== run A ==
// hbridgecontroller
module hbridgecontroller(
input PCLK, 				 
input PRESERN, 				 
input PSEL, 				 
input PENABLE, 				 
output wire PREADY, 		 
output wire PSLVERR,		 
input PWRITE,				 
input [31:0] PADDR,			 
input wire [31:0] PWDATA,	 
output reg [31:0] PRDATA,	 
output reg motor1_pwm,
output reg motor2_pwm,
output reg [1:0] motor1_ctrl,
output reg [1:0] motor2_ctrl
);
Size in the first run: about 130 flip-flops, about 110 I/O pins, about 0.017 mm^2 of cells after synthesis.
==> flow/config.mk <==
export PLATFORM = sky130hd
export DESIGN_NAME = hbridgecontroller
export DESIGN_NICKNAME = hbridgecontroller
export VERILOG_FILES = /design/flow/design.v
export SDC_FILE = /design/flow/constraint.sdc
export NUM_CORES = 4
export LEC_CHECK = 0
export CAP_MARGIN = 20
export CORE_MARGIN = 2
export CORE_UTILIZATION = 64
export CTS_CLUSTER_DIAMETER = 51
export SLEW_MARGIN = 20
export TNS_END_PERCENT = 5
==> flow/constraint.sdc <==
create_clock -name core_clock -period 15.1 [get_ports {PCLK}]
set_input_delay 3.0200 -clock core_clock [delete_from_list [all_inputs] [get_ports {PCLK}]]
set_output_delay 3.0200 -clock core_clock [all_outputs]
set_load 0.01 [all_outputs]
run.sh (not shown) runs the stock make flow with config.mk's settings and CLKGATE_MAP_FILE=.
Tool error GRT-0232 stopped run A during global routing (5_1_grt); no final results.
For run B, these inputs were changed with respect to run A:
Settings: a deleted TNS_END_PERCENT that had been 5; an added ABC_AREA of 1; a deleted CTS_CLUSTER_DIAMETER that had been 51; a change of CORE_UTILIZATION from 64 to 68; a change of the clock period (ns, I/O delays scaled along) from 15.1 to 21.2.
--- outcome ---
Run B closes out successfully: all stages finished, all timing, DRC and antenna checks passed.
Run B ends up with a number of core rows that is 3.3% lower than in run A.
Against run A, run B comes in 2.0 points lower on post-synthesis share of cell area spent on xor and xnor gates.
Comparing adder and majority cell fraction of the synthesized area for run B and run A, the bigger number came from run A.
Area reported by Yosys stat, run B vs run A: up slightly
Changes observed in run B relative to run A: placement-stage cell area lost 0.0040 mm^2, count of pins on the block boundary now sits at about the same level.
> inputs changed (run B -> run C)
Settings: setting CTS_CLUSTER_DIAMETER to 398 for the first time; setting CTS_CLUSTER_SIZE to 93 for the first time; removing ABC_AREA (formerly 1); changing the clock period (ns, I/O delays scaled along) from 21.2 to 30.0.
==> results <==
The largest fanout on the critical path in run C sits 24% below the value recorded for run B.
Looking at wire length of the first global-routing pass, run C sits 24% above run B.
Between run B and run C, the flow reports cell area after technology mapping decreasing slightly.
Run C against run B; power is down by more than a quarter.
Looking at number of inverters outside the clock class in the layout, run C sits about 60% below run B.
Total I/O pin count came out exactly the same in run B and run C.

* * *

zinc:
The RTL this note starts from:
==> flow/design.v <==
module hbridgecontroller(
input PCLK, 				 
input PRESERN, 				 
input PSEL, 				 
input PENABLE, 				 
output wire PREADY, 		 
output wire PSLVERR,		 
input PWRITE,				 
input [31:0] PADDR,			 
input wire [31:0] PWDATA,	 
output reg [31:0] PRDATA,	 
output reg motor1_pwm,
output reg motor2_pwm,
output reg [1:0] motor1_ctrl,
output reg [1:0] motor2_ctrl
); 
assign PSLVERR = 0;
assign PREADY = 1;
wire write_enable = (PENABLE && PWRITE && PSEL);
wire read_enable = (!PWRITE && PSEL); 
wire M1CTRL_WRITE = write_enable && (PADDR[15:0] == 16'h0000);
wire M1CTRL_READ = read_enable && (PADDR[15:0] == 16'h0000);
wire M2CTRL_WRITE = write_enable && (PADDR[15:0] == 16'h0004);
wire M2CTRL_READ = read_enable && (PADDR[15:0] == 16'h0004);
wire M1SPEED_WRITE = write_enable && (PADDR[15:0] == 16'h0008);
wire M1SPEED_READ = read_enable && (PADDR[15:0] == 16'h0008);
wire M2SPEED_WRITE = write_enable && (PADDR[15:0] == 16'h000c);
wire M2SPEED_READ = read_enable && (PADDR[15:0] == 16'h000c);
reg [31:0] counter;
parameter PWM_PERIOD = 200000;   
reg [31:0] M1_duty, M2_duty;
reg [31:0] M1_duty_v, M2_duty_v;
always @(posedge PCLK)
begin
    if (!PRESERN) counter = 0;
    else if (counter >= PWM_PERIOD) counter = 0;
    else counter = counter + 1;
    if (counter < M1_duty && M1_duty > (PWM_PERIOD >> 4)) motor1_pwm <= 1;
    else motor1_pwm <= 0;
    if (counter < M2_duty && M2_duty > (PWM_PERIOD >> 4)) motor2_pwm <= 1;
    else motor2_pwm <= 0;
end
always @(posedge PCLK)
begin
    M1_duty_v = M1_duty;
    M2_duty_v = M2_duty;
	if(!PRESERN)
	begin
        M1_duty_v = 0;
        M2_duty_v = 0;
        motor1_ctrl = 2'b10;
        motor2_ctrl = 2'b10;
    end
    if (M1CTRL_WRITE)
    begin
        if (PWDATA != 0) motor1_ctrl = 2'b01;
        else motor1_ctrl = 2'b10;
    end
    else if (M1CTRL_READ)
    begin
        if (motor1_ctrl == 2'b10) PRDATA = 1;
        else PRDATA = 0;
    end
    if (M2CTRL_WRITE)
    begin
        if (PWDATA != 0) motor2_ctrl = 2'b01;
        else motor2_ctrl = 2'b10;
    end
    else if (M2CTRL_READ)
    begin
        if (motor2_ctrl == 2'b10) PRDATA = 1;
        else PRDATA = 0;
    end
    else if (M1SPEED_WRITE) 
    begin
        M1_duty_v = (PWM_PERIOD * PWDATA[15:0]) >> 8;
        if (M1_duty_v > PWM_PERIOD) M1_duty_v = PWM_PERIOD;
    end
    else if (M1SPEED_READ) PRDATA = ( M1_duty_v / PWM_PERIOD );
    else if (M2SPEED_WRITE) 
    begin
        M2_duty_v = (PWM_PERIOD * PWDATA[15:0]) >> 8;
        if (M2_duty_v > PWM_PERIOD) M2_duty_v = PWM_PERIOD;
    end
    else if (M2SPEED_READ) PRDATA = ( M2_duty_v / PWM_PERIOD );
    M1_duty <= M1_duty_v;
    M2_duty <= M2_duty_v;
end
endmodule
make LEC_CHECK=0 CAP_MARGIN=20 CORE_MARGIN=2 CORE_UTILIZATION=72 CTS_CLUSTER_DIAMETER=41 PLACE_DENSITY_LB_ADDON=0.28 SETUP_SLACK_MARGIN=4.03 SLEW_MARGIN=20 finish   # period 14.9 ns
zinc did not finish; a tool error ended it in 4_1_cts.
What maple does differently from zinc at the input level:
# zinc
export LEC_CHECK = 0
export CAP_MARGIN = 20
export CORE_MARGIN = 2
export CORE_UTILIZATION = 72
export CTS_CLUSTER_DIAMETER = 41
export PLACE_DENSITY_LB_ADDON = 0.28
export SETUP_SLACK_MARGIN = 4.03
export SLEW_MARGIN = 20
create_clock -name core_clock -period 14.9 [get_ports {PCLK}]
# maple
export LEC_CHECK = 0
export CAP_MARGIN = 20
export CORE_MARGIN = 2
export CORE_UTILIZATION = 68
export SLEW_MARGIN = 20
create_clock -name core_clock -period 24.5 [get_ports {PCLK}]
Findings:
maple went all the way through synthesis, placement and routing and the layout is clean on timing, DRC and antenna.
Fraction of synthesized area in multiplexers: zinc vs maple identical
Routability-driven placement congestion ratio went down by a little under 10% going from zinc to maple.
The count of distinct cell types in the synthesized netlist was comparable across zinc and maple.
maple vs. zinc: placed wire-length estimate fell by 37%; basic-gate share of the synthesized area counting and, or, nand and nor cells stayed essentially flat; instance count after placement with tap cells included fell by 16%; average instance area after synthesis stayed essentially flat; height of the chip rose by about 2.8%.
Total die size: maple higher than zinc
When the final numbers for zinc and maple were put side by side, the post-placement setup slack turned out to be smaller in zinc.
Re core area: maple is 0.0016 mm² up on zinc.
What willow does differently from maple at the input level:
# maple
export LEC_CHECK = 0
export CAP_MARGIN = 20
export CORE_MARGIN = 2
export CORE_UTILIZATION = 68
export SLEW_MARGIN = 20
create_clock -name core_clock -period 24.5 [get_ports {PCLK}]
# willow
export LEC_CHECK = 0
export CAP_MARGIN = 20
export CORE_MARGIN = 2
export CORE_UTILIZATION = 57
export SLEW_MARGIN = 20
create_clock -name core_clock -period 14.8 [get_ports {PCLK}]
Results
- Re part of the total power dissipated in combinational logic: willow is 0.2 points down on maple.
- Tally of unique sky130hd cells used after synthesis came out exactly the same in maple and willow.
- Against maple, count of inserted tapcells in willow rose by more than 10%.
- willow vs. maple: cell row count went up by 8.6%.
- Cmp maple and willow / die boundary height / higher: willow
- Status willow: flow complete, layout not clean - setup timing
- In the reports for maple and willow, the larger post-layout utilization of the core belongs to willow.
- Delta (willow minus maple): global-route usage over all layers dropped 0.68 points, total negative slack for setup checks saw a decrease, delay contributed by the slowest stage of the critical path shrank by 0.53 ns.
No activity file was given, so power comes from the tool's default toggle rates.
